<file path="run.sh">
#!/bin/bash
# the make line also repeats each setting of config.mk as NAME=value (left out here)
make -C /OpenROAD-flow-scripts/flow DESIGN_CONFIG=/design/flow/config.mk WORK_HOME=/design/flow/orfs CLKGATE_MAP_FILE= finish
</file>
<file path="config.mk">
export PLATFORM = sky130hd
export DESIGN_NAME = calculator
export DESIGN_NICKNAME = calculator
export VERILOG_FILES = /design/flow/design.v
export SDC_FILE = /design/flow/constraint.sdc
export NUM_CORES = 4
export LEC_CHECK = 0
export ABC_AREA = 1
export CAP_MARGIN = 20
export CELL_PAD_IN_SITES_GLOBAL_PLACEMENT = 1
export CORE_MARGIN = 3
export CORE_UTILIZATION = 56
export CTS_CLUSTER_DIAMETER = 333
export PLACE_DENSITY = 0.45
export SETUP_SLACK_MARGIN = -0.41
export SLEW_MARGIN = 0
</file>
<file path="constraint.sdc">
create_clock -name core_clock -period 24.6 [get_ports {CLOCK_50}]
set_input_delay 4.9200 -clock core_clock [delete_from_list [all_inputs] [get_ports {CLOCK_50}]]
set_output_delay 4.9200 -clock core_clock [all_outputs]
set_load 0.01 [all_outputs]
</file>
<file path="design.v">
module alu (input signed [10:0] regA, regB,  
				input [1:0] opcode,
				input clock, computestrobe,
				output reg signed[20:0] result,  
				output reg remain,  
				output reg [20:0] remainder  
				);
	reg [10:0] N, D;
	reg signed [20:0] res_t;
	reg [20:0] rem_t;
	reg signed [22:0] P;
	integer i;
	always @(posedge clock) begin
		if (computestrobe) begin
			res_t = result;
			rem_t = remainder; 
			remain <= 1'b0;
			case(opcode)
			2'b00 : begin 
				res_t = regA + regB;
			end
			2'b01 : begin
				res_t = regA - regB;
			end
			2'b10 : begin
				P = {{11{1'b0}}, regB, 1'b0};
				for (i = 11; i > 0; i = i-1) begin
					case (P [1:0]) 
						2'b01 : P[22:12] = P[22:12] + regA;
						2'b10 : P[22:12] = P[22:12] - regA;
						default: begin end
					endcase
					P = {P[22], P[22:1]};
				end
				res_t = P [21:1];
			end
			2'b11 : begin
				res_t = 21'd0;
				rem_t = 21'd0;
				N = (regA[10] == 1)? -regA: regA;
				D = (regB[10] == 1)? -regB: regB;
				if(D != 11'd0) begin  
					for (i = 10; i >= 0; i = i-1) begin
						rem_t = rem_t << 1;
						rem_t[0] = N[i];
						if (rem_t >= D) begin
							rem_t = rem_t - D;
							res_t[i] = 1'b1;
						end
					end
					if(regA[10] == 1'b1 && rem_t != 21'd0) begin  
						rem_t = D - rem_t;
						res_t = res_t + 1'b1;
					end
					res_t = ((regA[10] == 1)^(regB[10] == 1))? -res_t:res_t;
					remain <= 1'b1;
				end
			end
			default : begin	end
			endcase
			result <= res_t;
			remainder <= rem_t;
		end
	end
endmodule 
module bcdtobin (
	input [31:0] BCD,
	output reg signed [10:0] binout);
	reg signed [10:0] temp;
	always @ (*) begin
		temp = 11'd0;  
		if(BCD[3:0] < 4'b1010) begin  
			temp = temp + BCD[3:0];		
		end else if (BCD[3:0] == 4'b1110) begin  
			temp = -temp;  
		end
		if(BCD[7:4] < 4'b1010) begin  
			temp = temp + (11'd10*BCD[7:4]);		
		end else if (BCD[7:4] == 4'b1110) begin  
			temp = -temp;
		end
		if(BCD[11:8] < 4'b1010) begin  
			temp = temp + (11'd100 * BCD[11:8]);
		end else if (BCD[11:8] == 4'b1110) begin  
			temp = -temp;
		end
		if(BCD[15:12] == 4'b1110) begin  
			temp = -temp;
		end
		binout = temp;
	end
endmodule 
module bintobcd(input signed [20:0] bin,
						output reg [31:0] bcdnum);
		reg [51:0] masterreg;
		reg negative;
		integer i;
		always @(bin) begin
			masterreg = {52{1'b0}};
			negative = (bin[20] == 1)? 1'b1: 1'b0;
			masterreg[19:0] = (negative)? -bin[19:0]: bin[19:0];
			for (i = 0; i < 20; i = i + 1) begin
				if(masterreg[23:20] >= 4'd5 ) begin
				  masterreg[23:20] = masterreg[23:20] + 4'd3;
				end
				if(masterreg[27:24] >= 4'd5 ) begin
				  masterreg[27:24] = masterreg[27:24] + 4'd3;
				end
				if(masterreg[31:28] >= 4'd5 ) begin
				  masterreg[31:28] = masterreg[31:28] + 4'd3;
				end
				if(masterreg[35:32] >= 4'd5 ) begin
				  masterreg[35:32] = masterreg[35:32] + 4'd3;
				end
				if(masterreg[39:36] >= 4'd5 ) begin
				  masterreg[39:36] = masterreg[39:36] + 4'd3;
				end
				if(masterreg[43:40] >= 4'd5 ) begin
				  masterreg[43:40] = masterreg[43:40] + 4'd3;
				end
				if(masterreg[47:44] >= 4'd5 ) begin
				  masterreg[47:44] = masterreg[47:44] + 4'd3;
				end
				masterreg = masterreg << 1;
			end
			masterreg[51:48] = (negative)? 4'b1110 : 4'b1111;
			bcdnum = masterreg[51:20];
		end
	endmodule 
module numlength (input signed [20:0] binary_num,
	output reg [3:0]length);
reg signed [20:0] abs_num;
always @ (*) begin
	abs_num = (binary_num[20] == 1)? -binary_num: binary_num;
	length <= 3'd1;
	if (abs_num > 22'd9) length <= 3'd2;
	if (abs_num > 22'd99) length <= 3'd3;
	if (abs_num > 22'd999) length <= 3'd4;
	if (abs_num > 22'd9999) length <= 3'd5;
	if (abs_num > 22'd99999) length <= 3'd6;
end
endmodule
module resultformatter (input clock, remain,
					input [20:0] ALUresult, ALUremainder,
					output reg [31:0] formattedresult, 
					output reg [31:0] result_formem);
	wire [3:0] length_result, length_remainder;
	reg [31:0] temp_result, temp_result_1, temp_remainder;
	reg [3:0] result_used, result_used_1, remainder_used;
	wire [31:0] result_bcd, remainder_bcd;
	wire result_neg;
	numlength resultlength (.binary_num(ALUresult),
									.length(length_result));
	numlength remainderlength (.binary_num(ALUremainder),
										.length(length_remainder));
	bintobcd result_to_bcd(.bin(ALUresult),
									.bcdnum(result_bcd));
	bintobcd remainder_to_bcd(.bin(ALUremainder),
									.bcdnum(remainder_bcd));
	assign result_neg = ALUresult[20];
	integer i;
	reg [31:0] fr_t, fm_t;
	always @ (posedge clock) begin
		fr_t = formattedresult;
		result_used = 4'd0;
		remainder_used = 4'd0;
		temp_remainder = remainder_bcd;
		temp_result = result_bcd;
		for (i = 0; i < 8; i = i + 1) begin
			fr_t = fr_t >> 4;  
			if (remainder_used < length_remainder && remain) begin  
				fr_t[31:28] = temp_remainder[3:0];  
				temp_remainder = temp_remainder >> 4;  
				remainder_used = remainder_used + 1'd1;  
			end else if (remainder_used == length_remainder && remain) begin
				fr_t[31:28] = 4'b1010;  
				remainder_used = remainder_used + 1'd1;
			end else if (result_used < length_result) begin  
				fr_t[31:28] = temp_result[3:0];  
				temp_result = temp_result >> 4;  
				result_used = result_used + 1'd1;  
			end else if (result_used == length_result && result_neg == 1) begin  
				fr_t[31:28] = 4'b1110;  
				result_used = result_used + 1'd1;
			end else begin
				fr_t[31:28] = 4'b1111;  
			end
		end
		formattedresult <= fr_t;
	end
	always @ (posedge clock) begin
		fm_t = result_formem;
		result_used_1 = 3'd0;
		temp_result_1 = result_bcd;
		for (i = 0; i < 8; i = i + 1) begin
			fm_t = fm_t >> 4;
			if (result_used_1 < length_result && result_used_1 < 3'd3) begin  
				fm_t[31:28] = temp_result_1[3:0];
				temp_result_1 = temp_result_1 >> 4;
				result_used_1 = result_used_1 + 1'd1;
			end else begin
				fm_t[31:28] = 4'b1111;  
			end
		end
		result_formem <= fm_t;
	end
endmodule 
module control (input dig_in,
				input reset_in,
				input ex_in,
				input op_in,
				input bksp_in,
				input MS_in,
				input MR_in,
				input MC_in,
				input sub_in,
				input clock,
				input rst,
				output reg bksp_A,
				output reg bksp_B,
				output reg load_A,
				output reg load_B,
				output reg load_mem,
				output reg clear_mem,
				output reg load_A_mem,
				output reg load_B_mem,
				output reg load_op,
				output reg execute,
				output reg reset_out,
				output reg [1:0] display_select);
	parameter start = 0, op_A = 1, op_A_neg = 2, oprnd = 3, op_B = 4, op_B_neg = 5, result = 6;
	reg[2:0]state;
	always @(posedge clock) begin
		if (rst) state <= start;
		else case(state)
			start: begin
				if (sub_in) state <= op_A_neg;
				if (dig_in || MR_in) state <= op_A;
			end
			op_A: begin
				if(op_in) state <= oprnd;
				if(reset_in) state <= start;
			end
			op_A_neg: begin
				if (sub_in || bksp_in) state <= start;
				if (dig_in || MR_in) state <= op_A;
				if(reset_in) state <= start;
			end
			oprnd: begin
				if (sub_in) state <= op_B_neg;
				if(dig_in) state <= op_B;
				if(reset_in) state <= start;
			end
			op_B: begin
				if(ex_in) state <= result;
				if(reset_in) state <= start;
			end
			op_B_neg: begin
				if (sub_in || bksp_in) state <= oprnd;
				if (dig_in || MR_in) state <= op_B;
				if(reset_in) state <= start;
			end
			result: begin
				if (reset_in) state <= start;
			end
		endcase
	end
	always @(*) begin
		bksp_A <= 0;
		bksp_B <= 0;
		load_A <= 0;
		load_B <= 0;
		load_mem <= (MS_in)? 1'b1:1'b0;
		clear_mem <= (MC_in)? 1'b1:1'b0;
		load_A_mem <= 0;
		load_B_mem <= 0;
		load_op <= 0;
		execute <= 0;
		reset_out <= 0;
		case(state)
			start: begin
				if (MR_in) load_A_mem <=1;
				else if (sub_in || dig_in) load_A <= 1;
				else 	reset_out <= 1;
				display_select <= 2'b00;
			end
			op_A: begin
				if(dig_in) load_A <= 1;
				if(MR_in) load_A_mem <=1;
				if(bksp_in) bksp_A <= 1;
				if (op_in) load_op <= 1;
				display_select = 2'b00;
			end
			op_B: begin
				if(dig_in) load_B <= 1;
				if(MR_in) load_B_mem <=1;
				if(bksp_in) bksp_B <= 1;
				if(ex_in) execute <= 1;
				display_select = 2'b01;
			end
			op_A_neg: begin
				if(dig_in) load_A <= 1;
				if (sub_in || bksp_in) bksp_A <= 1'b1;
				if(MR_in) load_A_mem <=1;
				display_select = 2'b00;
			end
			op_B_neg: begin
				if(dig_in) load_B <= 1;
				if(MR_in) load_B_mem <=1;
				if (sub_in || bksp_in) bksp_B <= 1'b1;
				display_select = 2'b01;
			end
			oprnd: begin
				if (sub_in || dig_in) load_B <= 1'b1;
				display_select = 2'b01;
			end
			result: begin
				display_select = 2'b10;
			end
			default : begin
				display_select <= 2'b00;
			end
		endcase
	end
endmodule
module bcdreg (input clock,
			input rst,
			input [3:0] digit,
			input [31:0] mem,
			input load,
			input bksp,
			input clear,
			input load_mem,
			output reg [31:0] bcdreg
);
	reg [31:0] nxt;
	always @ (posedge clock) begin
			nxt = bcdreg;
			if (rst || clear) begin  
				nxt = {8{4'b1111}};
			end else if (load_mem) begin
				nxt = mem;
			end else if (bksp) begin
				nxt = nxt >> 4;
				nxt[31:28] = 4'b1111;
			end else if (load) begin
				if(nxt[11:8] == 4'b1110) begin 
					nxt[15:0] = nxt[15:0] << 4;
				end else begin
					nxt[11:0] = nxt[11:0] << 4;
				end
				nxt[3:0] = digit;
			end
		bcdreg <= nxt;
	end
endmodule 
module memreg (input clock,
			input rst,
			input [31:0] mem_input,
			input load,
			input clear,
			output reg [31:0] memreg
);
	always @ (posedge clock) begin
			if (rst || clear) begin
				memreg <= {{7{4'b1111}},4'b0000};
			end else if (load) begin
				memreg <= mem_input;
			end 
	end
endmodule 
module memmux (input [1:0] display_select,
					input [31:0] A, B, result,
					output reg [31:0] mem_input);
	always @(*) begin
		case (display_select)
			2'b00 : mem_input = A;
			2'b01 : mem_input = B;
			2'b10 : mem_input = result;
			default : mem_input = A;
		endcase
	end
endmodule 
module displaymux (input [1:0] display_select,
					input [31:0] reg_A, reg_B, reg_result,
					output reg [3:0] hex0_out, hex1_out, hex2_out, hex3_out, hex4_out, hex5_out, hex6_out, hex7_out);
	reg [31:0] selected_reg;
	always @(*) begin
		case (display_select)
			2'b00 : selected_reg = reg_A;
			2'b01 : selected_reg = reg_B;
			2'b10 : selected_reg = reg_result;
			default : selected_reg = reg_A;
		endcase
	 hex0_out = selected_reg[3:0];
	 hex1_out = selected_reg[7:4];
	 hex2_out = selected_reg[11:8];
	 hex3_out = selected_reg[15:12];
	 hex4_out = selected_reg[19:16];
	 hex5_out = selected_reg[23:20];
	 hex6_out = selected_reg[27:24];
	 hex7_out = selected_reg[31:28];
	end
endmodule 
module char_7seg( input [3:0] S,
						output reg [0:6] Display);
	always @(S)
	begin
		case (S)
		4'b0000  : Display <= 7'b0000001;  
		4'b0001  : Display <= 7'b1001111;  
		4'b0010  : Display <= 7'b0010010;  
		4'b0011  : Display <= 7'b0000110;  
		4'b0100  : Display <= 7'b1001100;  
		4'b0101  : Display <= 7'b0100100;  
		4'b0110  : Display <= 7'b0100000;  
		4'b0111  : Display <= 7'b0001111;  
		4'b1000  : Display <= 7'b0000000;  
		4'b1001  : Display <= 7'b0001100;  
		4'b1010  : Display <= 7'b1111010;  
		4'b1110  : Display <= 7'b1111110;  
		default  : Display <= 7'b1111111;  
		endcase
	end
endmodule
module inputhandler (
	input keystrobe,
	input [3:0] keycode,
	output dig_strobe,
	output reset_strobe,
	output ex_strobe,
	output op_strobe,
	output sub_strobe,
	output [3:0] dig_code,
	output [1:0] op_code);
assign dig_strobe = ((keycode < 4'b1010) && keystrobe)? 1'b1:1'b0;
assign reset_strobe = ((keycode == 4'b1010) && keystrobe)? 1'b1:1'b0;
assign ex_strobe = ((keycode == 4'b1011) && keystrobe)? 1'b1:1'b0;
assign op_strobe = ((keycode > 4'b1011) && keystrobe)? 1'b1:1'b0;
assign sub_strobe = ((keycode == 4'b1110) && keystrobe)? 1'b1:1'b0;
assign dig_code = keycode;
assign op_code = ~keycode[1:0];  
endmodule
module opreg (input load,
			input [1:0] op_code,
			input clock,
			output reg [1:0] operator);
	always @ (posedge clock) begin
		if(load)	operator <= op_code;
	end
endmodule 
module posedgetrigger (
		input clock,
		input rst,
		input signal,
		output strobe);
	reg signal_last;
	always @(posedge clock) begin
			if (rst) signal_last <= 1'b0;
			else signal_last <= signal;
	end
	assign strobe = (signal && ~signal_last)? 1'b1:1'b0;
endmodule 
module negedgetrigger (
		input clock,
		input rst,
		input signal,
		output strobe);
	reg signal_last;
	always @(posedge clock) begin
			if (rst) signal_last <= 1'b1;
			else signal_last <= signal;
	end
	assign strobe = (~signal && signal_last)? 1'b1:1'b0;
endmodule 
module PBhandler (
	input [3:0] KEY,
	input clock,
	input rst,
	output bksp_strobe,
	output MS_strobe,
	output MR_strobe,
	output MC_strobe);
negedgetrigger bksp (.clock(clock), .rst(rst), .signal(KEY[0]), .strobe(bksp_strobe));
negedgetrigger MS (.clock(clock), .rst(rst), .signal(KEY[1]), .strobe(MS_strobe));
negedgetrigger MR (.clock(clock), .rst(rst), .signal(KEY[2]), .strobe(MR_strobe));
negedgetrigger MC (.clock(clock), .rst(rst), .signal(KEY[3]), .strobe(MC_strobe));
endmodule
`default_nettype none
module calculator (input CLOCK_50,
							input RESET,
							input KEYPRESSED,
							input [3:0] KEYCODE,
							input [3:0] KEY,
							output [0:6] HEX0, HEX1, HEX2, HEX3, HEX4, HEX5, HEX6, HEX7
							);
		wire clockmain = CLOCK_50;
		wire rst = RESET;
		wire [3:0] keycode = KEYCODE;
		wire keystrobe;
		wire load_A, load_B;
		wire bksp_A, bksp_B;
		posedgetrigger keypressedge (.clock(clockmain), .rst(rst), .signal(KEYPRESSED), .strobe(keystrobe));
		wire dig_strobe, reset_strobe, ex_strobe, op_strobe, sub_strobe;
		wire [3:0] dig_code;
		wire [1:0] op_code;
		inputhandler keypad (
			.keystrobe(keystrobe),
			.keycode(keycode),
			.dig_strobe(dig_strobe),
			.reset_strobe(reset_strobe),
			.ex_strobe(ex_strobe),
			.op_strobe(op_strobe),
			.sub_strobe(sub_strobe),
			.dig_code(dig_code),
			.op_code(op_code)
		);
		wire bksp_strobe, MS_strobe, MR_strobe, MC_strobe;
		PBhandler PB (
			.KEY(KEY),
			.clock(clockmain),
			.rst(rst),
			.bksp_strobe(bksp_strobe),
			.MS_strobe(MS_strobe),
			.MR_strobe(MR_strobe),
			.MC_strobe(MC_strobe)
		);
		wire [1:0] display_select;
		wire load_op, reset_state, execute, load_A_mem, load_B_mem, load_mem, clear_mem;
		control FSM (
			.dig_in(dig_strobe),
			.reset_in(reset_strobe),
			.ex_in(ex_strobe),
			.op_in(op_strobe),
			.bksp_in(bksp_strobe),
			.MS_in(MS_strobe),
			.MR_in(MR_strobe),
			.MC_in(MC_strobe),
			.sub_in(sub_strobe),
			.clock(clockmain),
			.rst(rst),
			.bksp_A(bksp_A),
			.bksp_B(bksp_B),
			.load_A(load_A),
			.load_B(load_B),
			.load_mem(load_mem),
			.clear_mem(clear_mem),
			.load_A_mem(load_A_mem),
			.load_B_mem(load_B_mem),
			.load_op(load_op),
			.reset_out(reset_state),
			.execute(execute),  
			.display_select(display_select)
		);
		wire[31:0] reg_A, reg_B;
		wire [31:0] memory_selected, memory_stored;
		bcdreg operand_A (.clock(clockmain), .rst(rst),
							.digit(dig_code),
							.load(load_A),
							.bksp(bksp_A),
							.clear(reset_state),
							.bcdreg(reg_A),
							.mem(memory_stored),
							.load_mem(load_A_mem)
							);
		bcdreg operand_B (.clock(clockmain), .rst(rst),
							.digit(dig_code),
							.load(load_B),
							.bksp(bksp_B),
							.clear(reset_state),
							.bcdreg(reg_B),
							.mem(memory_stored),
							.load_mem(load_B_mem)
							);
		wire [1:0] operator;
		opreg op (.clock(clockmain),
			.load(load_op),
			.op_code(op_code),
			.operator(operator)
		);
		wire [10:0] reg_A_binary, reg_B_binary;
		wire [31:0] reg_result, reg_memresult;
		wire [20:0] result_bin, remainder_bin; 
		wire remain;
		bcdtobin reg_A_tobinary (.BCD(reg_A), .binout(reg_A_binary));
		bcdtobin reg_B_tobinary (.BCD(reg_B), .binout(reg_B_binary));
		alu alu_1 (.regA(reg_A_binary), 
					.regB(reg_B_binary),
					.opcode(operator),
					.clock(clockmain),
					.computestrobe(execute),
					.result(result_bin),
					.remain(remain),
					.remainder(remainder_bin));
		resultformatter resultformatter_1 (.clock(clockmain),
														.remain(remain),
														.ALUresult(result_bin),
														.ALUremainder(remainder_bin),
														.formattedresult(reg_result),
														.result_formem(reg_memresult));
		memmux memory_select (.display_select(display_select),
									.A(reg_A),
									.B(reg_B),
									.result(reg_memresult),
									.mem_input(memory_selected));
		memreg memory_register (.clock(clockmain), .rst(rst),
										.mem_input(memory_selected),
										.load(load_mem),
										.clear(clear_mem),
										.memreg(memory_stored));
		wire [3:0] hex0char_A, hex1char_A, hex2char_A, bcdneg_A;
		wire [3:0] hex0char_B, hex1char_B, hex2char_B, bcdneg_B;
		wire [3:0] hex0_out, hex1_out, hex2_out, hex3_out, hex4_out, hex5_out, hex6_out, hex7_out;
		displaymux displayMUX (.display_select(display_select),
								.reg_A(reg_A),
								.reg_B(reg_B),
								.reg_result(reg_result),
								.hex0_out(hex0_out), 
								.hex1_out(hex1_out), 
								.hex2_out(hex2_out), 
								.hex3_out(hex3_out), 
								.hex4_out(hex4_out), 
								.hex5_out(hex5_out), 
								.hex6_out(hex6_out), 
								.hex7_out(hex7_out)
								);
		char_7seg H0 (.S(hex0_out), .Display(HEX0));
		char_7seg H1 (.S(hex1_out), .Display(HEX1));
		char_7seg H2 (.S(hex2_out), .Display(HEX2));
		char_7seg H3 (.S(hex3_out), .Display(HEX3));
		char_7seg H4 (.S(hex4_out), .Display(HEX4));
		char_7seg H5 (.S(hex5_out), .Display(HEX5));
		char_7seg H6 (.S(hex6_out), .Display(HEX6));
		char_7seg H7 (.S(hex7_out), .Display(HEX7));
endmodule 
</file>
==> GITHUB_STEP_SUMMARY, run 1 <==
### Flow metrics

| Metric | Value |
|---|---|
| Status | failed layout checks |
| Layout Check Fails | setup timing |
| Ys async rst share | 0 |
| Number of cells on the critical path | just under 200 |
| First-pass GRT wire length | about 280 mm |
| CTS buffer count | 25 |
| Chip area in the Yosys report | about 51000 um^2 |
| Critical path data arrival time | ~31000 ps |
| Post-synthesis adder-cell area fraction | 0.177 |
| CORE AREA | between 80000 and 90000 um^2 |
| Mux frac, synth | 0.00318 |
| CTS Buffer Depth | 3 |
| R2R depth | 197 |
| Clk latency of the worst-skew pair | 570 ps |
| Critical Path Source | operand_A.bcdreg[1] |
| Crit path to | alu_1.result[6] |
| Clock sink count | 217 |
| Dpl cell area | just over 60000 um^2 |
| # rows | 109 |
| Die width | a little over 300 um |
| Worst min-delay path class | reg2reg |
| Max_cap viols | 0 |
| Compound-Gate Fraction of Synth Area | 0.178 |
| Via count | ~65000 |
| Fin crit period | 30460 ps |
| OpenROAD warning count | 216 |
| Flops after synth | about 220 |
| Commonest flop | dfxtp_1 |
| Port Buffer Count | 66 |
| FILL cells | ~7100 |
| Slew of the pin with the lowest slew margin | between 1000 and 1500 ps |
| Largest area contributor in the netlist | ha_1 |
| Critical path's most frequent cell | nand2_2 |
| Reg-to-reg slack, setup | -5860 ps |
| WL/cell | around 17 um |
| Yosys cell types | 72 |
| Area leader share | 0.165 |
| DRT iter0 DRCs | approximately 6700 |
| Avg Cell Area, Syn | between 5 and 6 um^2 |
| Worst hold path startpoint | operand_B.bcdreg[31] |
| Top Family by Delay on Critical Path | simple AND/OR/NAND/NOR gates |
| Initial antenna violation count | 9 |
| Yosys xor share | 0.0598 |
| CTS tree | done |
| Placed cell count | 10900 |
| R2r endpoint | alu_1.result[6] |
| Grt ovf | 0 |
| I/O Pins | around 67 |
| Initial Util | 0.569 |
| Max FO, Critical Path | 34 |
| Vias in the first global route | just under 60000 |
| Top logic family | simple AND/OR/NAND/NOR gates |
| Fin area | between 60000 and 70000 um^2 |
| Reg clk slew, reported paths | roughly 70 ps |
| Die ar. | between 90000 and 100000 um^2 |
| Total Wirelength | slightly below 200 mm |
| Die Y | 307 um |
| Pre-antenna DRT Iters | 11 |
| Antenna violation net count after detailed routing | 0 |
| Final Non-Filler Cells | about 11000 |
| DRC | 0 |
| RSZ-0062 raised after global routing | yes |
| CP bufs+invs | 41 |
| Hold buffer count at CTS | 0 |
| Period Utilization, post-route | 1.24 |
| Final WS setup | -5860 ps |
| Drt via density | between 5 and 6 |
| Hold Violations, Final | 0 |
| CP startpoint kind | register |
| Slowest CP cell | fa_1 |
| Final setup vio count | roughly 42 |
| Post-synth seq share | 0.0944 |
| Top cells by count | nand2_1, inv_1, nor2_1 |
| Top post-synthesis cells by area | ha_1, nand2_1, inv_1, o21ai_0, nand3_1 |
| Layout area overhead | 29.6% |
| Crit path capture type | register |
| EDFF count, synth | around 45 |
| Core Util, Final | 0.738 |
| Cell Area, Synth | 50800 um^2 |
| Post-Syn Instances | 8876 |
| Clock root cell | clkbuf_16 |
| Final Skew | roughly 17 ps |
| Synth top cell by count | nand2_1 |
| Rel. slew slack | 0.0687 |
| Max Freq | about 0.033 GHz |
| Yosys warning tally | 14 |
| RD Place Congestion | between 0.9 and 1 |
| Nets | 10800 |
| Slew Limit Fails | 0 |
| Hold endpoint | operand_B.bcdreg[31] |
| Largest net degree at the start of global routing | roughly 65 |
| Largest stage delay on the critical path | 530 ps |
| Basic Gates by Area | 0.354 |
| Htree depth | 1 |
| Reg2reg start | operand_A.bcdreg[1] |
| Worst Setup Path Type | reg2reg |
| Post-DP HPWL | ~130 mm |
| Req. time, crit path | around 25000 ps |
| Hold path depth | 2 |
| Yosys Instances | ~8900 |
| Hold Slack | 483 ps |
| Total GRT Usage | 0.355 |
## repair_timing
item	4_1_cts	5_1_grt
gates cloned	6	1
resized	286	261
endpoints found under the setup margin	42	42
buffers inserted	207	78
pin swaps	191	213
## layer usage
| metal | global-route usage | wire length (um) | vias up |
|---|---|---|---|
| li1 | - | - | 31200 |
| met1 | 0.422 | 74100 | 29100 |
| met2 | 0.620 | 87300 | 3452 |
| met3 | 0.0404 | 18300 | 1341 |
| met4 | 0.203 | 16900 | 6 |
| met5 | 0 | 46 | - |
## layout make-up
| type | instances | area (um^2) | share of cell area |
|---|---|---|---|
| multi-input combinational | 6910 | 42000 | 0.639 |
| timing repair buffer | 1354 | 10600 | 0.162 |
| inverter | 1565 | 5920 | 0.0900 |
| sequential | 217 | 4800 | 0.0729 |
| tap | 1165 | 1460 | 0.0221 |
| clock buffer | 29 | 661 | 0.0100 |
| clock inverter | 16 | 282 | 0.00428 |
| timing repair inverter | 3 | 22.5 | 0.000342 |
| antenna | 5 | 12.5 | 0.000190 |
## metrics by stage
stage	setup WS, ps	setup TNS, ps
after detailed placement	-3040	-115010
after global placement	-2000	-73770
after floorplan	-3540	-127750
final	-5860	-232640
after global routing	-6890	-274360
after CTS	-1060	-32800
==> run 2: changes to the inputs <==
ABC_AREA = unset   (was 1)
CELL_PAD_IN_SITES_GLOBAL_PLACEMENT = unset   (was 1)
CORE_MARGIN = 2   (was 3)
CORE_UTILIZATION = 66   (was 56)
CTS_CLUSTER_DIAMETER = unset   (was 333)
PLACE_DENSITY = unset   (was 0.45)
SETUP_SLACK_MARGIN = 5.0   (was -0.41)
SLEW_MARGIN = 20   (was 0)
clock period = 43.2 ns   (was 24.6 ns; I/O delays follow)
==> run 2 against run 1 <==
  * The run now finishes clean
  * Via count down 13%
  * Clock-buffer cell count grew 2
  * Critical path depth increased by 17
  * Sequential cell count did not move
  * Cell count down 23%
==> GITHUB_STEP_SUMMARY, run 2 <==
### Flow metrics

| Metric | Value |
|---|---|
| Status | finished clean |
| Pre-antenna DRT Iters | 8 (-3) |
| Ys async rst share | 0 (unchanged) |
| Max Freq | 0.0266 GHz (-19%) |
| Flops after synth | 217 (unchanged) |
| Reg clk slew, reported paths | 60 ps (about the same) |
| Clock root cell | clkbuf_16 |
| Total Wirelength | 167 mm (-15%) |
| Top cells by count | nand2_1, nor2_1, ha_1 |
| Clock sink count | 217 (unchanged) |
| Synth top cell by count | nand2_1 |
| Die ar. | 82500 um^2 (-12%) |
| # rows | 103 (-5.5%) |
| R2r endpoint | alu_1.result[4] |
| DRT iter0 DRCs | 5429 (-19%) |
| Fin crit period | 37570 ps (+7110 ps) |
| Final TNS setup | 0 ps (+232640 ps) |
| Worst Setup Path Type | reg2reg |
| Crit path capture type | register |
| Hold endpoint | memory_register.memreg[0] |
| Max FO, Critical Path | 6 (-82%) |
| Antenna violation net count after detailed routing | 0 (unchanged) |
| Layout area overhead | 10.4% |
| Hold path depth | 2 (unchanged) |
| Avg Cell Area, Syn | 7.03 um^2 (+23%) |
| Compound-Gate Fraction of Synth Area | 0.265 (+0.0863) |
| Post-synth seq share | 0.0905 (-0.00391) |
| Post-DP HPWL | 128 mm (-4.3%) |
| WL/cell | 19.1 um (+9.5%) |
| Top Family by Delay on Critical Path | AND-OR/OR-AND gates |
| Final Skew | 23.9 ps (+7.07 ps) |
| Clk latency of the worst-skew pair | 580 ps (about the same) |
| CORE AREA | 79300 um^2 (-11%) |
| Initial Util | 0.668 (+0.0991) |
| Core Util, Final | 0.738 (about the same) |
| Largest area contributor in the netlist | ha_1 |
| Post-synthesis adder-cell area fraction | 0.170 (-0.00734) |
| Req. time, crit path | 43500 ps (+18480 ps) |
| Cell Area, Synth | 53000 um^2 (+4.3%) |
| Yosys xor share | 0.0879 (+0.0280) |
| Top post-synthesis cells by area | ha_1, xnor2_1, dfxtp_1, nand2_1, mux2i_1 |
| Slew Limit Fails | 0 (unchanged) |
| Period Utilization, post-route | 0.870 (-0.368) |
| CTS buffer count | 25 (unchanged) |
| Vias in the first global route | 51000 (-12%) |
| I/O Pins | 67 (unchanged) |
| Drt via density | 6.49 (+12%) |
| Slowest CP cell | fa_2 |
| EDFF count, synth | 45 (unchanged) |
| Crit path to | alu_1.result[4] |
| First-pass GRT wire length | 260 mm (-7.5%) |
| Worst hold path startpoint | memory_register.memreg[0] |
| Initial antenna violation count | 5 (-4) |
| Nets | 8350 (-23%) |
| CP startpoint kind | register |
| Port Buffer Count | 66 (unchanged) |
| Final setup vio count | 0 (-100%) |
| Reg-to-reg slack, setup | 5630 ps (+11490 ps) |
| Worst min-delay path class | reg2reg |
| Slew of the pin with the lowest slew margin | 1230 ps (-152 ps) |
| Grt ovf | 0 (unchanged) |
| Top logic family | AND-OR/OR-AND gates |
| Hold Violations, Final | 0 (unchanged) |
| Basic Gates by Area | 0.245 (-0.109) |
| Die Y | 287 um (-6.5%) |
| OpenROAD warning count | 214 (-0.93%) |
| CTS tree | done |
| RD Place Congestion | 1.06 (+6.0%) |
| RSZ-0062 raised after global routing | yes |
| Post-Syn Instances | 7540 (-15%) |
| Chip area in the Yosys report | 53000 um^2 (+4.3%) |
| Commonest flop | dfxtp_1 |
| Hold Slack | 478 ps (-4.61 ps) |
| Fin area | 58500 um^2 (-11%) |
| Largest net degree at the start of global routing | 65 (unchanged) |
| Htree depth | 1 (unchanged) |
| Mux frac, synth | 0.0858 (+0.0826) |
| Max_cap viols | 0 (unchanged) |
| CP bufs+invs | 10 (-76%) |
| Yosys warning tally | 14 (unchanged) |
| R2R depth | 214 (+8.6%) |
| Yosys cell types | 126 (+75%) |
| Critical Path Source | operand_B.bcdreg[7] |
| Critical path data arrival time | 37870 ps (+6990 ps) |
| Hold buffer count at CTS | 0 (unchanged) |
| CTS Buffer Depth | 3 (unchanged) |
| Critical path's most frequent cell | a21o_1 |
| Total GRT Usage | 0.376 (+0.0213) |
| Via count | 56600 (-13%) |
| Die width | 287 um (-6.5%) |
| Number of cells on the critical path | 214 (+8.6%) |
| Rel. slew slack | 0.171 (+0.102) |
| Reg2reg start | operand_B.bcdreg[7] |
| FILL cells | 6587 (-7.6%) |
| Largest stage delay on the critical path | 590 ps (+60 ps) |
| Area leader share | 0.158 (-0.00683) |
| Yosys Instances | 7540 (-15%) |
| Dpl cell area | 55200 um^2 (-8.9%) |
| DRC | 0 (unchanged) |
-- run 2: layout make-up --
cell class	instances	area, um^2	share of cell area
timing repair buffer	314	2620	0.0447
clock inverter	14	199	0.00340
inverter	526	2000	0.0342
antenna	2	5.00	0.0000856
sequential	217	4820	0.0824
tap	1050	1310	0.0225
multi-input combinational	6554	46800	0.800
timing repair inverter	1	8.76	0.000150
clock buffer	31	709	0.0121
-- run 2: what timing repair did --
| item | in CTS | in global routing |
|---|---|---|
| pin swaps | 41 | 185 |
| gates resized | 55 | 180 |
| gates cloned | 1 | 2 |
| setup endpoints to repair | 42 | 42 |
| setup buffers | 52 | 119 |
-- run 2: stage by stage --
step / std cells / worst slack, ps
2_1_floorplan: 7559 / 5000
3_3_place_gp: 8488 / 2680
3_5_place_dp: 8488 / 1640
4_1_cts: 8586 / 5010
5_1_grt: 8707 / 3940
6_report: 8709 / 5630
-- run 2: metal layers --
metal | wire [um] | track usage
met1 | 69700 | 0.494
met3 | 14600 | 0.0563
met5 | 30 | 0
met2 | 75800 | 0.631
met4 | 6520 | 0.121
==> run 3: changes to the inputs <==
ABC_AREA = 0   (was unset)
CAP_MARGIN = 0   (was 20)
CORE_UTILIZATION = 71   (was 66)
SETUP_SLACK_MARGIN = unset   (was 5.0)
clock period = 50.0 ns   (was 43.2 ns; I/O delays follow)
==> run 3 against run 2 <==
  * Still clean on timing, DRC and antenna
  * Utilization is 1.3 points higher
  * Register-to-register slack got worse by 1700 ps
  * Design area is 4.8% lower
  * Fmax is 18% lower
  * Global-route usage rose by 1.4 points
  * Largest cell class unchanged
==> GITHUB_STEP_SUMMARY, run 3 <==
### Flow metrics

| Metric | Value |
|---|---|
| Status | finished clean |
| CORE AREA | 74200 um^2 (-6.4%) |
| Post-synth seq share | 0.0905 (unchanged) |
| Rel. slew slack | 0.247 (+0.0762) |
| Basic Gates by Area | 0.245 (unchanged) |
| Total Wirelength | 159 mm (-4.6%) |
| Post-synthesis adder-cell area fraction | 0.170 (unchanged) |
| Cell Area, Synth | 53000 um^2 (unchanged) |
| Grt ovf | 0 (unchanged) |
| Largest area contributor in the netlist | ha_1 |
| Post-DP HPWL | 124 mm (-3.0%) |
| Hold Violations, Final | 0 (unchanged) |
| Port Buffer Count | 66 (unchanged) |
| Htree depth | 1 (unchanged) |
| Hold Slack | 482 ps (+3.71 ps) |
| Area leader share | 0.158 (unchanged) |
| Yosys xor share | 0.0879 (unchanged) |
| Clk latency of the worst-skew pair | 570 ps (about the same) |
| Initial antenna violation count | 4 (-1) |
| Synth top cell by count | nand2_1 |
| Reg-to-reg slack, setup | 3900 ps (-1730 ps) |
| # rows | 100 (-2.9%) |
| CP bufs+invs | 12 (+2) |
| Avg Cell Area, Syn | 7.03 um^2 (unchanged) |
| I/O Pins | 67 (unchanged) |
| Via count | 55600 (-1.7%) |
| Antenna violation net count after detailed routing | 0 (unchanged) |
| Yosys warning tally | 14 (unchanged) |
| Top logic family | AND-OR/OR-AND gates |
| Final Skew | 14.6 ps (-9.27 ps) |
| Hold path depth | 2 (unchanged) |
| Crit path to | alu_1.result[18] |
| Worst hold path startpoint | memory_register.memreg[1] |
| RD Place Congestion | 1.03 (-2.5%) |
| Req. time, crit path | 50300 ps (+6800 ps) |
| Layout area overhead | 5.08% |
| Uppermost layer routed | met5 |
| CTS Buffer Depth | 3 (unchanged) |
| Largest net degree at the start of global routing | 65 (unchanged) |
| Die ar. | 76800 um^2 (-6.9%) |
| Crit path capture type | register |
| Wire length on met1 | 65.7 mm (-5.6%) |
| DRT iter0 DRCs | 5235 (-3.6%) |
| Slowest CP cell | o31ai_4 |
| Commonest flop | dfxtp_1 |
| Dpl cell area | 54600 um^2 (-1.1%) |
| Critical Path Source | operand_B.bcdreg[1] |
| OpenROAD warning count | 213 (-0.47%) |
| Largest stage delay on the critical path | 730 ps (+140 ps) |
| Mux frac, synth | 0.0858 (unchanged) |
| Reg2reg start | operand_B.bcdreg[1] |
| EDFF count, synth | 45 (unchanged) |
| Met3 routed WL | 12.1 mm (-17%) |
| Max_cap viols | 0 (unchanged) |
| Critical path's most frequent cell | o21ai_0 |
| Yosys cell types | 126 (unchanged) |
| Vias in the first global route | 50900 (-0.065%) |
| Worst Setup Path Type | reg2reg |
| Hold buffer count at CTS | 0 (unchanged) |
| Die width | 277 um (-3.5%) |
| Hold endpoint | memory_register.memreg[1] |
| Drt via density | 6.57 (+1.1%) |
| Fin area | 55700 um^2 (-4.8%) |
| Top cells by count | nand2_1, nor2_1, ha_1 |
| CP startpoint kind | register |
| Clock sink count | 217 (unchanged) |
| Top post-synthesis cells by area | ha_1, xnor2_1, dfxtp_1, nand2_1, mux2i_1 |
| Die Y | 277 um (-3.5%) |
| CTS buffer count | 25 (unchanged) |
| First-pass GRT wire length | 254 mm (-2.6%) |
| Worst min-delay path class | reg2reg |
| Chip area in the Yosys report | 53000 um^2 (unchanged) |
| CTS tree | done |
| Nets | 8184 (-2.0%) |
| Fin crit period | 46100 ps (+8530 ps) |
| DR WL met2 | 71.0 mm (-6.3%) |
| Top Family by Delay on Critical Path | AND-OR/OR-AND gates |
| Reg clk slew, reported paths | 60 ps (about the same) |
| WL/cell | 18.8 um (-1.9%) |
| Yosys Instances | 7540 (unchanged) |
| Slew of the pin with the lowest slew margin | 1120 ps (-108 ps) |
| Max FO, Critical Path | 24 (+18) |
| Initial Util | 0.714 (+0.0456) |
| Post-Syn Instances | 7540 (unchanged) |
| Slew Limit Fails | 0 (unchanged) |
| Flops after synth | 217 (unchanged) |
| Max Freq | 0.0217 GHz (-18%) |
| Period Utilization, post-route | 0.922 (+0.0523) |
| R2R depth | 213 (-0.47%) |
| Critical path data arrival time | 46400 ps (+8530 ps) |
| DRC | 0 (unchanged) |
| R2r endpoint | alu_1.result[18] |
| Number of cells on the critical path | 213 (-0.47%) |
| Pre-antenna DRT Iters | 7 (-1) |
| Compound-Gate Fraction of Synth Area | 0.265 (unchanged) |
| Clock root cell | clkbuf_16 |
| Ys async rst share | 0 (unchanged) |
| Final setup vio count | 0 (unchanged) |
| Total GRT Usage | 0.390 (+0.0142) |
==> run 3: routing by layer <==
layer / track usage / up-vias
li1: - / 26900
met1: 0.491 / 25600
met2: 0.645 / 2471
met3: 0.0463 / 571
met4: 0.225 / 2
met5: 0 / -
==> run 3: final cells by class <==
| cell class | instances | area (um^2) |
|---|---|---|
| antenna | 3 | 7.51 |
| tap | 969 | 1210 |
| multi-input combinational | 6553 | 45500 |
| timing repair buffer | 149 | 1280 |
| fill | 6092 | 18500 |
| timing repair inverter | 1 | 5.00 |
| inverter | 526 | 1980 |
| sequential | 217 | 4790 |
| clock inverter | 12 | 158 |
| clock buffer | 33 | 707 |
==> run 3: what timing repair did <==
item,in CTS,in global routing
gates resized,0,26
setup endpoints to repair,0,42
buffers inserted,0,18
==> run 3: per-stage QoR <==
step / util / setup WS (ps) / TNS [ps] / instances
final: 0.750 / 3900 / 0 / 8463
after global routing: 0.750 / -130 / -371 / 8460
after CTS: 0.747 / 1540 / 0 / 8440
after detailed placement: 0.735 / 1840 / 0 / 8395
after global placement: 0.735 / 3450 / 0 / 8395
after floorplan: - / 6080 / 0 / 7559
==> run 4: changes to the inputs <==
ABC_AREA = 1   (was 0)
CAP_MARGIN = 20   (was 0)
CORE_UTILIZATION = 67   (was 71)
CTS_CLUSTER_DIAMETER = 400   (was unset)
PLACE_DENSITY_LB_ADDON = 0.0   (was unset)
clock period = 61.0 ns   (was 50.0 ns; I/O delays follow)
==> run 4 against run 3 <==
  * Still clean
  * Non-clock buffer count is 39 lower
  * Cell count is 16% higher
  * First-iteration DRC count is 3.1% lower
  * Critical path depth is 11 lower
  * Setup slack better by 20000 ps
==> GITHUB_STEP_SUMMARY, run 4 <==
### Flow metrics

| Metric | Value |
|---|---|
| Max_cap viols | 0 (unchanged) |
| Top cells by count | nand2_1, inv_1, nor2_1 |
| RD Place Congestion | 1.03 (-0.12%) |
| Fin crit period | 37050 ps (-9050 ps) |
| Routing usage on met1 | 0.451 (-0.0406) |
| Req. time, crit path | 61410 ps (+11110 ps) |
| Yosys cell types | 72 (-43%) |
| Worst min-delay path class | reg2reg |
| CP bufs+invs | 29 (+17) |
| EDFF count, synth | 45 (unchanged) |
| Hold buffer count at CTS | 0 (unchanged) |
| Basic Gates by Area | 0.354 (+0.109) |
| R2R depth | 202 (-5.2%) |
| Pre-antenna DRT Iters | 7 (unchanged) |
| Die Y | 279 um (+0.77%) |
| Die ar. | 78000 um^2 (+1.6%) |
| OpenROAD warning count | 211 (-0.94%) |
| Chip area in the Yosys report | 50800 um^2 (-4.1%) |
| First-pass GRT wire length | 250 mm (-1.5%) |
| Worst hold path startpoint | operand_B.bcdreg[29] |
| DRT iter0 DRCs | 5072 (-3.1%) |
| Initial antenna violation count | 1 (-3) |
| Top logic family | simple AND/OR/NAND/NOR gates |
| Final TNS setup | 0 ps (unchanged) |
| Top Family by Delay on Critical Path | AND-OR/OR-AND gates |
| # rows | 100 (unchanged) |
| Grt peak-use layer | met2 |
| Post-DP HPWL | 123 mm (-1.2%) |
| Top post-synthesis cells by area | ha_1, nand2_1, inv_1, o21ai_0, nand3_1 |
| Register Area | 4790 um^2 (unchanged) |
| Final Skew | 14.4 ps (-0.256 ps) |
| I/O Pins | 67 (unchanged) |
| Avg Cell Area, Syn | 5.72 um^2 (-19%) |
| Slew of the pin with the lowest slew margin | 1160 ps (+42.0 ps) |
| Final setup vio count | 0 (unchanged) |
| Largest stage delay on the critical path | 850 ps (+120 ps) |
| Max FO, Critical Path | 36 (+50%) |
| Met3 Track Usage GR | 0.0489 (+0.00256) |
| Commonest flop | dfxtp_1 |
| Clock sink count | 217 (unchanged) |
| CTS Buffer Depth | 3 (unchanged) |
| Fin area | 53100 um^2 (-4.6%) |
| Area leader share | 0.165 (+0.00683) |
| Cell Area, Synth | 50800 um^2 (-4.1%) |
| Synth top cell by count | nand2_1 |
| Critical Path Source | operand_A.bcdreg[5] |
| Mux frac, synth | 0.00318 (-0.0826) |
| Post-Syn Instances | 8876 (+18%) |
| Hold path depth | 2 (unchanged) |
| Die width | 279 um (+0.77%) |
| Grt ovf | 0 (unchanged) |
| Compound-Gate Fraction of Synth Area | 0.178 (-0.0863) |
| Ys async rst share | 0 (unchanged) |
| Total Wirelength | 154 mm (-3.3%) |
| Drt via density | 5.80 (-12%) |
| Dpl cell area | 52200 um^2 (-4.3%) |
| Crit path to | alu_1.remainder[18] |
| Post-synth seq share | 0.0944 (+0.00391) |
| Post-synthesis adder-cell area fraction | 0.177 (+0.00734) |
| Slowest CP cell | nor4_1 |
| Period Utilization, post-route | 0.607 (-0.315) |
| Hold endpoint | operand_B.bcdreg[29] |
| Status | finished clean |
| Nets | 9538 (+17%) |
| Number of cells on the critical path | 202 (-5.2%) |
| Critical path's most frequent cell | a21oi_1 |
| Largest net degree at the start of global routing | 65 (unchanged) |
| DRC | 0 (unchanged) |
| Slew Limit Fails | 0 (unchanged) |
| Hold Violations, Final | 0 (unchanged) |
| Vias in the first global route | 52700 (+3.4%) |
| Htree depth | 1 (unchanged) |
| Reg clk slew, reported paths | 60 ps (about the same) |
| Worst Setup Path Type | reg2reg |
| Critical path data arrival time | 37460 ps (-8940 ps) |
| Yosys warning tally | 14 (unchanged) |
| Antenna violation net count after detailed routing | 0 (unchanged) |
| Clk latency of the worst-skew pair | 570 ps (about the same) |
| Met2 Use GR | 0.662 (+0.0163) |
| Clock root cell | clkbuf_16 |
| Rel. slew slack | 0.221 (-0.0263) |
| Layout area overhead | 4.60% |
| Initial Util | 0.680 (-0.0342) |
| Setup bufs post-CTS | 0 (unchanged) |
| CP startpoint kind | register |
| Reg-to-reg slack, setup | 23950 ps (+20050 ps) |
| FILL cells | 6819 (+12%) |
| Via count | 56900 (+2.4%) |
| Comb gate area | 39400 um^2 (-14%) |
| Yosys xor share | 0.0598 (-0.0280) |
| CTS tree | done |
| Port Buffer Count | 66 (unchanged) |
| Total GRT Usage | 0.381 (-0.00949) |
| RSZ-0062 raised after global routing | no |
| Flops after synth | 217 (unchanged) |
| WL/cell | 15.7 um (-17%) |
| R2r endpoint | alu_1.remainder[18] |
| Reg2reg start | operand_A.bcdreg[5] |
| Resize count post-CTS | 0 (unchanged) |
| CTS buffer count | 25 (unchanged) |
| CORE AREA | 74700 um^2 (+0.67%) |
| Crit path capture type | register |
| Largest area contributor in the netlist | ha_1 |
| Yosys Instances | 8876 (+18%) |
| Max Freq | 0.0270 GHz (+24%) |
run 4: final cells by class:
class | instances | area share
diodes | 2 | 0.0000942
multi-input cells | 6908 | 0.741
repair buffers | 110 | 0.0187
inverters | 1565 | 0.111
clock buffers | 29 | 0.0128
flip-flops and latches | 217 | 0.0903
clock inverters | 17 | 0.00389
well taps | 969 | 0.0228
run 4: stage by stage:
step / setup slack, ps / instances / utilization / hold WS [ps]
6_report: 23950 / 9817 / 0.711 / 483
5_1_grt: 19790 / 9815 / 0.711 / 508
4_1_cts: 24560 / 9815 / 0.711 / 483
3_5_place_dp: 24730 / 9769 / 0.699 / 463
2_1_floorplan: 29010 / 8895 / - / 438
3_3_place_gp: 25930 / 9769 / 0.699 / 456
run 4: per-layer routing:
metal | wire length, um | part of all wire | vias up
li1 | - | - | 28700
met1 | 61600 | 0.40 | 25400
met2 | 70000 | 0.46 | 2316
met3 | 12200 | 0.079 | 547
met4 | 9870 | 0.064 | 2
met5 | 12 | 0.000078 | -
==> run 5: changes to the inputs <==
ABC_AREA = unset   (was 1)
CORE_UTILIZATION = 66   (was 67)
CTS_CLUSTER_DIAMETER = 256   (was 400)
PLACE_DENSITY_LB_ADDON = unset   (was 0.0)
SETUP_SLACK_MARGIN = -2.0   (was unset)
clock period = 27.2 ns   (was 61.0 ns; I/O delays follow)
==> run 5 against run 4 <==
  * The layout now fails its checks (setup timing)
  * Synthesized area rose by 4.3%
  * Register-to-register slack lost 33000 ps
  * Fmax grew 1.5%
  * Clock skew is 28 ps higher
  * Hold slack got worse by 5.9 ps
  * Critical path depth grew 23
==> GITHUB_STEP_SUMMARY, run 5 <==
### Flow metrics

| Metric | Value |
|---|---|
| Yosys warning tally | 14 (unchanged) |
| Basic Gates by Area | 0.245 (-0.109) |
| Largest area contributor in the netlist | ha_1 |
| Period Utilization, post-route | 1.34 (+0.735) |
| Ys async rst share | 0 (unchanged) |
| Max_cap viols | 0 (unchanged) |
| Reg clk slew, reported paths | 80 ps (+20 ps) |
| Avg Cell Area, Syn | 7.03 um^2 (+23%) |
| Yosys Instances | 7540 (-15%) |
| Post-synthesis adder-cell area fraction | 0.170 (-0.00734) |
| Largest stage delay on the critical path | 600 ps (-250 ps) |
| Wire length on met1 | 74.4 mm (+21%) |
| Yosys cell types | 126 (+75%) |
| Commonest flop | dfxtp_1 |
| Final setup vio count | 42 (+42) |
| DR WL met2 | 82.0 mm (+17%) |
| First-pass GRT wire length | 290 mm (+16%) |
| Number of cells on the critical path | 225 (+11%) |
| Top Family by Delay on Critical Path | AND-OR/OR-AND gates |
| Reg2reg start | operand_B.bcdreg[5] |
| Final WS setup | -9310 ps (-33260 ps) |
| CTS Buffer Depth | 3 (unchanged) |
| Met3 routed WL | 18.1 mm (+49%) |
| EDFF count, synth | 45 (unchanged) |
| Final Non-Filler Cells | 9624 (-2.0%) |
| Cell Area, Synth | 53000 um^2 (+4.3%) |
| Fin crit period | 36510 ps (-541 ps) |
| Post-DP HPWL | 145 mm (+18%) |
| Top logic family | AND-OR/OR-AND gates |
| Die Y | 287 um (+2.9%) |
| Uppermost layer routed | met5 |
| CTS tree | done |
| DRC | 0 (unchanged) |
| Slowest CP cell | or4b_2 |
| Via count | 60900 (+7.0%) |
| Slew of the pin with the lowest slew margin | 1140 ps (-19.6 ps) |
| Crit path to | alu_1.remainder[13] |
| Max Freq | 0.0274 GHz (+1.5%) |
| Layout area overhead | 21.9% |
| Flops after synth | 217 (unchanged) |
| DRT iter0 DRCs | 6794 (+34%) |
| Post-synth seq share | 0.0905 (-0.00391) |
| Critical path data arrival time | 36760 ps (-700 ps) |
| Top cells by count | nand2_1, nor2_1, ha_1 |
| Core Util, Final | 0.815 (+0.104) |
| Pre-antenna DRT Iters | 7 (unchanged) |
| Die width | 287 um (+2.9%) |
| Post-Syn Instances | 7540 (-15%) |
| Worst hold path startpoint | memory_register.memreg[3] |
| OpenROAD warning count | 216 (+2.4%) |
| Drt via density | 6.33 (+9.1%) |
| CORE AREA | 79300 um^2 (+6.1%) |
| Final Skew | 42.3 ps (+27.9 ps) |
| # rows | 103 (+3.0%) |
| FILL cells | 5604 (-18%) |
| Nets | 9267 (-2.8%) |
| Mux frac, synth | 0.0858 (+0.0826) |
| Req. time, crit path | 27460 ps (-33950 ps) |
| Antenna violation net count after detailed routing | 0 (unchanged) |
| RSZ-0062 raised after global routing | yes |
| Clock sink count | 217 (unchanged) |
| Hold Violations, Final | 0 (unchanged) |
| Compound-Gate Fraction of Synth Area | 0.265 (+0.0863) |
| Die ar. | 82500 um^2 (+5.8%) |
| Crit path capture type | register |
| Diodes inserted | 0 (-2) |
| Slew Limit Fails | 0 (unchanged) |
| Yosys xor share | 0.0879 (+0.0280) |
| Area leader share | 0.158 (-0.00683) |
| CTS buffer count | 24 (-4.0%) |
| Worst Setup Path Type | reg2reg |
| Worst min-delay path class | reg2reg |
| Initial antenna violation count | 2 (+1) |
| RD Place Congestion | 1.05 (+2.2%) |
| Layout Check Fails | setup timing |
| R2r endpoint | alu_1.remainder[13] |
| Hold path depth | 2 (unchanged) |
| Clk latency of the worst-skew pair | 580 ps (about the same) |
| Total GRT Usage | 0.424 (+0.0430) |
| Top post-synthesis cells by area | ha_1, xnor2_1, dfxtp_1, nand2_1, mux2i_1 |
| Critical path's most frequent cell | buf_4 |
| I/O Pins | 67 (unchanged) |
| Chip area in the Yosys report | 53000 um^2 (+4.3%) |
| CP startpoint kind | register |
| Grt ovf | 0 (unchanged) |
| Status | failed layout checks |
| Hold endpoint | memory_register.memreg[3] |
| Vias in the first global route | 57300 (+8.8%) |
| Port Buffer Count | 66 (unchanged) |
| WL/cell | 19.1 um (+22%) |
| Synth top cell by count | nand2_1 |
| CP bufs+invs | 54 (+86%) |
| Reg-to-reg slack, setup | -9310 ps (-33260 ps) |
| Clock root cell | clkbuf_16 |
| Placed cell count | 9517 (-2.6%) |
| Max FO, Critical Path | 6 (-83%) |
| R2R depth | 225 (+11%) |
| Total Wirelength | 184 mm (+20%) |
| Critical Path Source | operand_B.bcdreg[5] |
| DP Worst Slack | -9330 ps (-34060 ps) |
| Rel. slew slack | 0.229 (+0.00788) |
| Largest net degree at the start of global routing | 65 (unchanged) |
| Initial Util | 0.668 (-0.0114) |
| Htree depth | 1 (unchanged) |
-- run 5: what timing repair did --
item,CTS,global route
pin swaps,26,37
hold buffers,0,0
resized,30,34
buffers inserted,53,10
setup endpoints to repair,42,42
-- run 5: area by class of cell --
cell class | count | area, um^2 | area share
well taps | 1050 | 1310 | 0.0203
clock inverters | 16 | 174 | 0.00269
flip-flops and latches | 217 | 4800 | 0.0743
inverters | 526 | 1990 | 0.0308
multi-input cells | 6552 | 46200 | 0.715
clock buffers | 28 | 657 | 0.0102
repair buffers | 1235 | 9460 | 0.147
-- run 5: metrics by stage --
| step | hold slack (ps) | instance area [um^2] | setup TNS, ps |
|---|---|---|---|
| final | 477 | 64600 | -374410 |
| after global routing | 505 | 64600 | -455640 |
| after CTS | 477 | 64400 | -360390 |
| after global placement | 460 | 63000 | -324260 |
| after detailed placement | 461 | 63000 | -377390 |
| after floorplan | 442 | 53800 | -416160 |
-- run 5: layer usage --
metal | track usage | vias up
met5 | 0 | -
met4 | 0.182 | 4
met3 | 0.0774 | 606
met2 | 0.698 | 2931
met1 | 0.541 | 28200
li1 | - | 29100
==> run 6: changes to the inputs <==
CELL_PAD_IN_SITES_DETAIL_PLACEMENT = 2   (was unset)
CELL_PAD_IN_SITES_GLOBAL_PLACEMENT = 2   (was unset)
CORE_ASPECT_RATIO = 1.85   (was unset)
CORE_UTILIZATION = 40   (was 66)
CTS_CLUSTER_DIAMETER = unset   (was 256)
CTS_CLUSTER_SIZE = 84   (was unset)
GPL_TIMING_DRIVEN = 0   (was unset)
HOLD_SLACK_MARGIN = 0.24   (was unset)
SETUP_SLACK_MARGIN = unset   (was -2.0)
clock period = 50.0 ns   (was 27.2 ns; I/O delays follow)
==> run 6 against run 5 <==
  * Now clean on timing, DRC and antenna
  * Global-route usage is 10 points lower
  * Hold slack improved by 4.6 ps
  * Die size grew 64%
  * Fmax fell by 23%
  * Via count down 5.3%
  * Setup slack better by 12000 ps
  * Critical endpoint is now alu_1.result[4]
  * Largest cell class unchanged
  * Highest routed layer unchanged
==> GITHUB_STEP_SUMMARY, run 6 <==
### Flow metrics

| Metric | Value |
|---|---|
| Nets | 8387 (-9.5%) |
| OpenROAD warning count | 215 (-0.46%) |
| Cell Area, Synth | 53000 um^2 (unchanged) |
| Flops after synth | 217 (unchanged) |
| FILL cells | 16100 (+190%) |
| Max Freq | 0.0212 GHz (-23%) |
| Hold path depth | 2 (unchanged) |
| Yosys warning tally | 14 (unchanged) |
| Total Wirelength | 226 mm (+23%) |
| Clock sink count | 217 (unchanged) |
| Worst min-delay path class | reg2reg |
| Dpl cell area | 56000 um^2 (-11%) |
| Final WS setup | 2830 ps (+12140 ps) |
| DP Worst Slack | -9150 ps (+186 ps) |
| Yosys cell types | 126 (unchanged) |
| Critical path's most frequent cell | a21oi_1 |
| Max_cap viols | 0 (unchanged) |
| Layout area overhead | 8.51% |
| Top logic family | AND-OR/OR-AND gates |
| # rows | 181 (+76%) |
| Die ar. | 136000 um^2 (+64%) |
| CORE AREA | 132000 um^2 (+66%) |
| Reg-to-reg slack, setup | 2830 ps (+12140 ps) |
| Initial Util | 0.403 (-0.266) |
| Slew of the pin with the lowest slew margin | 1180 ps (+36.1 ps) |
| Top cells by count | nand2_1, nor2_1, ha_1 |
| Slew Limit Fails | 0 (unchanged) |
| DRT iter0 DRCs | 1911 (-72%) |
| Basic Gates by Area | 0.245 (unchanged) |
| Placed cell count | 9368 (-1.6%) |
| RD Place Congestion | 0.956 (-9.1%) |
| Grt ovf | 0 (unchanged) |
| Crit path to | alu_1.result[4] |
| Max FO, Critical Path | 15 (+9) |
| Fin crit period | 47170 ps (+10660 ps) |
| Final TNS setup | 0 ps (+374410 ps) |
| Chip area in the Yosys report | 53000 um^2 (unchanged) |
| Core Util, Final | 0.437 (-0.378) |
| Avg Cell Area, Syn | 7.03 um^2 (unchanged) |
| WL/cell | 24.0 um (+26%) |
| CP bufs+invs | 25 (-54%) |
| Top post-synthesis cells by area | ha_1, xnor2_1, dfxtp_1, nand2_1, mux2i_1 |
| Largest area contributor in the netlist | ha_1 |
| First-pass GRT wire length | 351 mm (+21%) |
| Final Skew | 23.5 ps (-18.7 ps) |
| Reg clk slew, reported paths | 80 ps (about the same) |
| Compound-Gate Fraction of Synth Area | 0.265 (unchanged) |
| Critical path data arrival time | 47460 ps (+10700 ps) |
| Reg2reg start | operand_B.bcdreg[1] |
| Mux frac, synth | 0.0858 (unchanged) |
| Critical Path Source | operand_B.bcdreg[1] |
| Register Area | 4790 um^2 (-0.13%) |
| Req. time, crit path | 50290 ps (+22830 ps) |
| Top Family by Delay on Critical Path | AND-OR/OR-AND gates |
| Post-synth seq share | 0.0905 (unchanged) |
| Via count | 57700 (-5.3%) |
| Largest net degree at the start of global routing | 23 (-65%) |
| CTS Buffer Depth | 3 (unchanged) |
| DRC | 0 (unchanged) |
| Yosys Instances | 7540 (unchanged) |
| Pre-antenna DRT Iters | 7 (unchanged) |
| Post-synthesis adder-cell area fraction | 0.170 (unchanged) |
| Comb gate area | 45700 um^2 (-0.98%) |
| Final setup vio count | 0 (-100%) |
| Die Y | 499 um (+74%) |
| Die width | 272 um (-5.5%) |
| Largest stage delay on the critical path | 580 ps (-20 ps) |
| Vias in the first global route | 64000 (+12%) |
| Clock root cell | clkbuf_16 |
| Total GRT Usage | 0.322 (-0.102) |
| Antenna violation net count after detailed routing | 0 (unchanged) |
| Number of cells on the critical path | 228 (+1.3%) |
| Slowest CP cell | nor4b_2 |
| Final Non-Filler Cells | 9433 (-2.0%) |
| Hold buffer count at CTS | 0 (unchanged) |
| Period Utilization, post-route | 0.943 (-0.399) |
| R2R depth | 228 (+1.3%) |
| Area leader share | 0.158 (unchanged) |
| Drt via density | 6.11 (-3.4%) |
| Worst hold path startpoint | memory_register.memreg[1] |
| Clk latency of the worst-skew pair | 570 ps (about the same) |
| Status | finished clean |
| Yosys xor share | 0.0879 (unchanged) |
| Initial antenna violation count | 9 (+7) |
| Commonest flop | dfxtp_1 |
| Htree depth | 1 (unchanged) |
| CTS buffer count | 22 (-8.3%) |
| Synth top cell by count | nand2_1 |
| Post-DP HPWL | 192 mm (+32%) |
| Port Buffer Count | 66 (unchanged) |
| Hold Slack | 481 ps (+4.56 ps) |
| Hold endpoint | memory_register.memreg[1] |
| Crit path capture type | register |
| EDFF count, synth | 45 (unchanged) |
| CP startpoint kind | register |
| Worst Setup Path Type | reg2reg |
| R2r endpoint | alu_1.result[4] |
| CTS tree | done |
| Rel. slew slack | 0.207 (-0.0213) |
| I/O Pins | 67 (unchanged) |
| Hold Violations, Final | 0 (unchanged) |
| Fin area | 57500 um^2 (-11%) |
| Ys async rst share | 0 (unchanged) |
| Post-Syn Instances | 7540 (unchanged) |
run 6: repair_timing:
action	in CTS	in global routing
pin swaps	8	11
gates resized	69	79
buffers inserted	10	16
hold endpoints to repair	0	0
setup endpoints to repair	42	42
run 6: metal layers:
metal / GRT usage / wire, um / vias up
met3: 0.0220 / 4290 / 643
met2: 0.654 / 124000 / 946
met1: 0.298 / 79100 / 28800
met5: 0 / 84 / -
li1: - / - / 27200
met4: 0.220 / 18100 / 14
run 6: area by class of cell:
| type | count | area share |
|---|---|---|
| Clock buffer | 28 | 0.0110 |
| Multi-Input combinational cell | 6552 | 0.796 |
| Buffer | 259 | 0.0188 |
| Inverter | 526 | 0.0345 |
| Tap cell | 1738 | 0.0378 |
| Antenna cell | 3 | 0.000131 |
| Timing Repair Buffer | 98 | 0.0162 |
| Sequential cell | 217 | 0.0834 |
| Clock inverter | 12 | 0.00246 |
